## red
// SME
module SME(clk,reset,chardata,isstring,ispattern,valid,match,match_index);
make LEC_CHECK=0 CAP_MARGIN=20 CORE_MARGIN=2 CORE_UTILIZATION=58 SETUP_SLACK_MARGIN=0.93 SLEW_MARGIN=20 finish   # period 3.26 ns
run.sh (not shown) runs the stock make flow with config.mk's settings and CLKGATE_MAP_FILE=.
In red the implementation completed, yet the final layout does not meet the checks, the culprit being negative setup slack.
### red -> blue
diff --git a/flow/config.mk b/flow/config.mk
--- a/flow/config.mk
+++ b/flow/config.mk
@@ -7,0 +8 @@
+export ABC_AREA = 1
@@ -9,4 +10,11 @@
-export CORE_MARGIN = 2
-export CORE_UTILIZATION = 58
-export SETUP_SLACK_MARGIN = 0.93
-export SLEW_MARGIN = 20
+export CELL_PAD_IN_SITES_DETAIL_PLACEMENT = 0
+export CELL_PAD_IN_SITES_GLOBAL_PLACEMENT = 3
+export CORE_ASPECT_RATIO = 0.72
+export CORE_MARGIN = 3
+export CORE_UTILIZATION = 27
+export GPL_TIMING_DRIVEN = 0
+export MAX_ROUTING_LAYER = met5
+export MIN_ROUTING_LAYER = met1
+export SETUP_SLACK_MARGIN = 0.8
+export SLEW_MARGIN = 15
+export TNS_END_PERCENT = 10
==> flow/constraint.sdc <==
create_clock -name core_clock -period 4.81 [get_ports {clk}]
set_input_delay 0.9620 -clock core_clock [delete_from_list [all_inputs] [get_ports {clk}]]
set_output_delay 0.9620 -clock core_clock [all_outputs]
set_load 0.01 [all_outputs]
### Flow results
Comparing red and blue, the lower data arrival time of the critical path is on blue. In the flow results for red and blue, the final worst hold slack is smaller on red. Complete run, failing final checks: red, reason negative setup slack. Looking at the reports, blue completed the entire flow and the layout it produced met the timing, design-rule and antenna checks. Of the two values seen for busiest metal layer after global routing, met1 was produced by blue and met2 by red. Total power draw for blue is lower than for red.
Here is what was changed in the inputs of green compared with blue.
==> flow/config.mk <==
export PLATFORM = sky130hd
export DESIGN_NAME = SME
export DESIGN_NICKNAME = SME
export VERILOG_FILES = /design/flow/design.v
export SDC_FILE = /design/flow/constraint.sdc
export NUM_CORES = 4
export LEC_CHECK = 0
export CAP_MARGIN = 20
export CORE_MARGIN = 2
export CORE_UTILIZATION = 34
export GPL_ROUTABILITY_DRIVEN = 1
export MIN_ROUTING_LAYER = met1
export PLACE_DENSITY_LB_ADDON = 0.14
export SETUP_SLACK_MARGIN = -0.37
export SLEW_MARGIN = 20
==> flow/constraint.sdc <==
create_clock -name core_clock -period 6.21 [get_ports {clk}]
set_input_delay 1.2420 -clock core_clock [delete_from_list [all_inputs] [get_ports {clk}]]
set_output_delay 1.2420 -clock core_clock [all_outputs]
set_load 0.01 [all_outputs]
==> results <==
- green: done, clean on timing, DRC and antenna
- Summary of green over blue: flop share of the area up 3.1 points, tapcell count down 221, power down 0.0031 W.
- Switching share of power: green vs blue down 6.5 points
- green ended up with met2 as its most used routing layer; blue ended up with met1.
- Looking at final routed wire length divided by cell count, green sits 22% higher than blue does.
- Leakage power of the design improves in green relative to blue.
- Re x dimension of the die: green is 26% down on blue.
- blue has a lower mean instance size in the synthesized netlist than green.
- blue → green: area growth from synthesis to layout shrank by 4.4 points, area taken by multi-input logic gates lower, number of vias after detailed routing decreased by 9.1% relative to the old numbers.
Here is what was changed in the inputs of orange compared with green.
==> flow/config.mk <==
export PLATFORM = sky130hd
export DESIGN_NAME = SME
export DESIGN_NICKNAME = SME
export VERILOG_FILES = /design/flow/design.v
export SDC_FILE = /design/flow/constraint.sdc
export NUM_CORES = 4
export LEC_CHECK = 0
export CAP_MARGIN = 40
export CORE_MARGIN = 2
export CORE_UTILIZATION = 72
export CTS_CLUSTER_DIAMETER = 204
export CTS_CLUSTER_SIZE = 15
export PLACE_DENSITY_LB_ADDON = 0.03
export SETUP_SLACK_MARGIN = 1.44
export SLEW_MARGIN = 10
==> flow/constraint.sdc <==
create_clock -name core_clock -period 4.84 [get_ports {clk}]
set_input_delay 0.9680 -clock core_clock [delete_from_list [all_inputs] [get_ports {clk}]]
set_output_delay 0.9680 -clock core_clock [all_outputs]
set_load 0.01 [all_outputs]
--- outcome ---
orange did not make it past 5_1_grt, where a tool error ended it.
orange against green: half-perimeter wire length after placement shows a reduction of 23%; die area moved down.
NOTE vertical extent of the die green->orange decreased by more than a quarter
Relative to orange, the following input files were edited for purple:
==> flow/config.mk <==
export PLATFORM = sky130hd
export DESIGN_NAME = SME
export DESIGN_NICKNAME = SME
export VERILOG_FILES = /design/flow/design.v
export SDC_FILE = /design/flow/constraint.sdc
export NUM_CORES = 4
export LEC_CHECK = 0
export ABC_AREA = 1
export CAP_MARGIN = 20
export CELL_PAD_IN_SITES_DETAIL_PLACEMENT = 0
export CELL_PAD_IN_SITES_GLOBAL_PLACEMENT = 0
export CORE_ASPECT_RATIO = 0.72
export CORE_MARGIN = 3
export CORE_UTILIZATION = 65
export GPL_TIMING_DRIVEN = 1
export MAX_ROUTING_LAYER = met5
export MIN_ROUTING_LAYER = met1
export SETUP_SLACK_MARGIN = 0.8
export SLEW_MARGIN = 15
export TNS_END_PERCENT = 10
==> flow/constraint.sdc <==
create_clock -name core_clock -period 4.81 [get_ports {clk}]
set_input_delay 0.9620 -clock core_clock [delete_from_list [all_inputs] [get_ports {clk}]]
set_output_delay 0.9620 -clock core_clock [all_outputs]
set_load 0.01 [all_outputs]
Notes after the runs:
- Number of unique standard cell types used by synthesis: purple < orange
- | post-CTS resize count | higher: orange |
- orange did not finish: a tool error stopped it during 5_1_grt.
- purple has completed all stages; timing, DRC and antenna checks passed.
- Taking orange as the reference point, the number of standard cells after synthesis of purple rises by 587.
- orange ended up with AND-OR/OR-AND gates as its biggest combinational cell group after synthesis; purple ended up with simple AND/OR/NAND/NOR gates.
- When the final numbers for purple and orange were put side by side, the area after synthesis turned out to be smaller in orange.

---

Starting RTL as in the previous note.
export LEC_CHECK = 0
export ABC_AREA = 0
export CAP_MARGIN = 20
export CELL_PAD_IN_SITES_DETAIL_PLACEMENT = 0
export CELL_PAD_IN_SITES_GLOBAL_PLACEMENT = 3
export CORE_ASPECT_RATIO = 0.52
export CORE_MARGIN = 3
export CORE_UTILIZATION = 21
export CTS_CLUSTER_SIZE = 73
export GPL_ROUTABILITY_DRIVEN = 1
export GPL_TIMING_DRIVEN = 1
export HOLD_SLACK_MARGIN = -0.0
export MAX_ROUTING_LAYER = met4
export MIN_ROUTING_LAYER = met1
export PLACE_DENSITY = 0.48
export SETUP_SLACK_MARGIN = 0.8
export SLEW_MARGIN = 30
export TNS_END_PERCENT = 10
create_clock -name core_clock -period 5.78 [get_ports {clk}]
Edit:
ABC_AREA = not set   (was 0)
CELL_PAD_IN_SITES_DETAIL_PLACEMENT = not set   (was 0)
CELL_PAD_IN_SITES_GLOBAL_PLACEMENT = not set   (was 3)
CORE_ASPECT_RATIO = not set   (was 0.52)
CORE_MARGIN = 2   (was 3)
CORE_UTILIZATION = 70   (was 21)
CTS_CLUSTER_SIZE = 24   (was 73)
GPL_ROUTABILITY_DRIVEN = not set   (was 1)
GPL_TIMING_DRIVEN = not set   (was 1)
HOLD_SLACK_MARGIN = not set   (was -0.0)
MAX_ROUTING_LAYER = not set   (was met4)
MIN_ROUTING_LAYER = not set   (was met1)
PLACE_DENSITY = not set   (was 0.48)
SETUP_SLACK_MARGIN = not set   (was 0.8)
SLEW_MARGIN = 20   (was 30)
TNS_END_PERCENT = not set   (was 10)
clock period = 2.57 ns   (was 5.78 ns; I/O delays follow)
Effect:
- The new run stopped in global routing (5_1_grt) (GRT-0116)
- die area is lower by well over a third
- synthesized cell count does not change
- area after synthesis stays the same
Edit:
CELL_PAD_IN_SITES_DETAIL_PLACEMENT = 1   (was not set)
CELL_PAD_IN_SITES_GLOBAL_PLACEMENT = 1   (was not set)
CORE_UTILIZATION = 40   (was 70)
CTS_CLUSTER_SIZE = not set   (was 24)
clock period = 6.2 ns   (was 2.57 ns; I/O delays follow)
This time the run ran to the end with no violations.
Synthesized cell count does not change.
Area after synthesis is unchanged.
Die size rises by 73%.
Power is estimated from default activity; no workload was simulated.
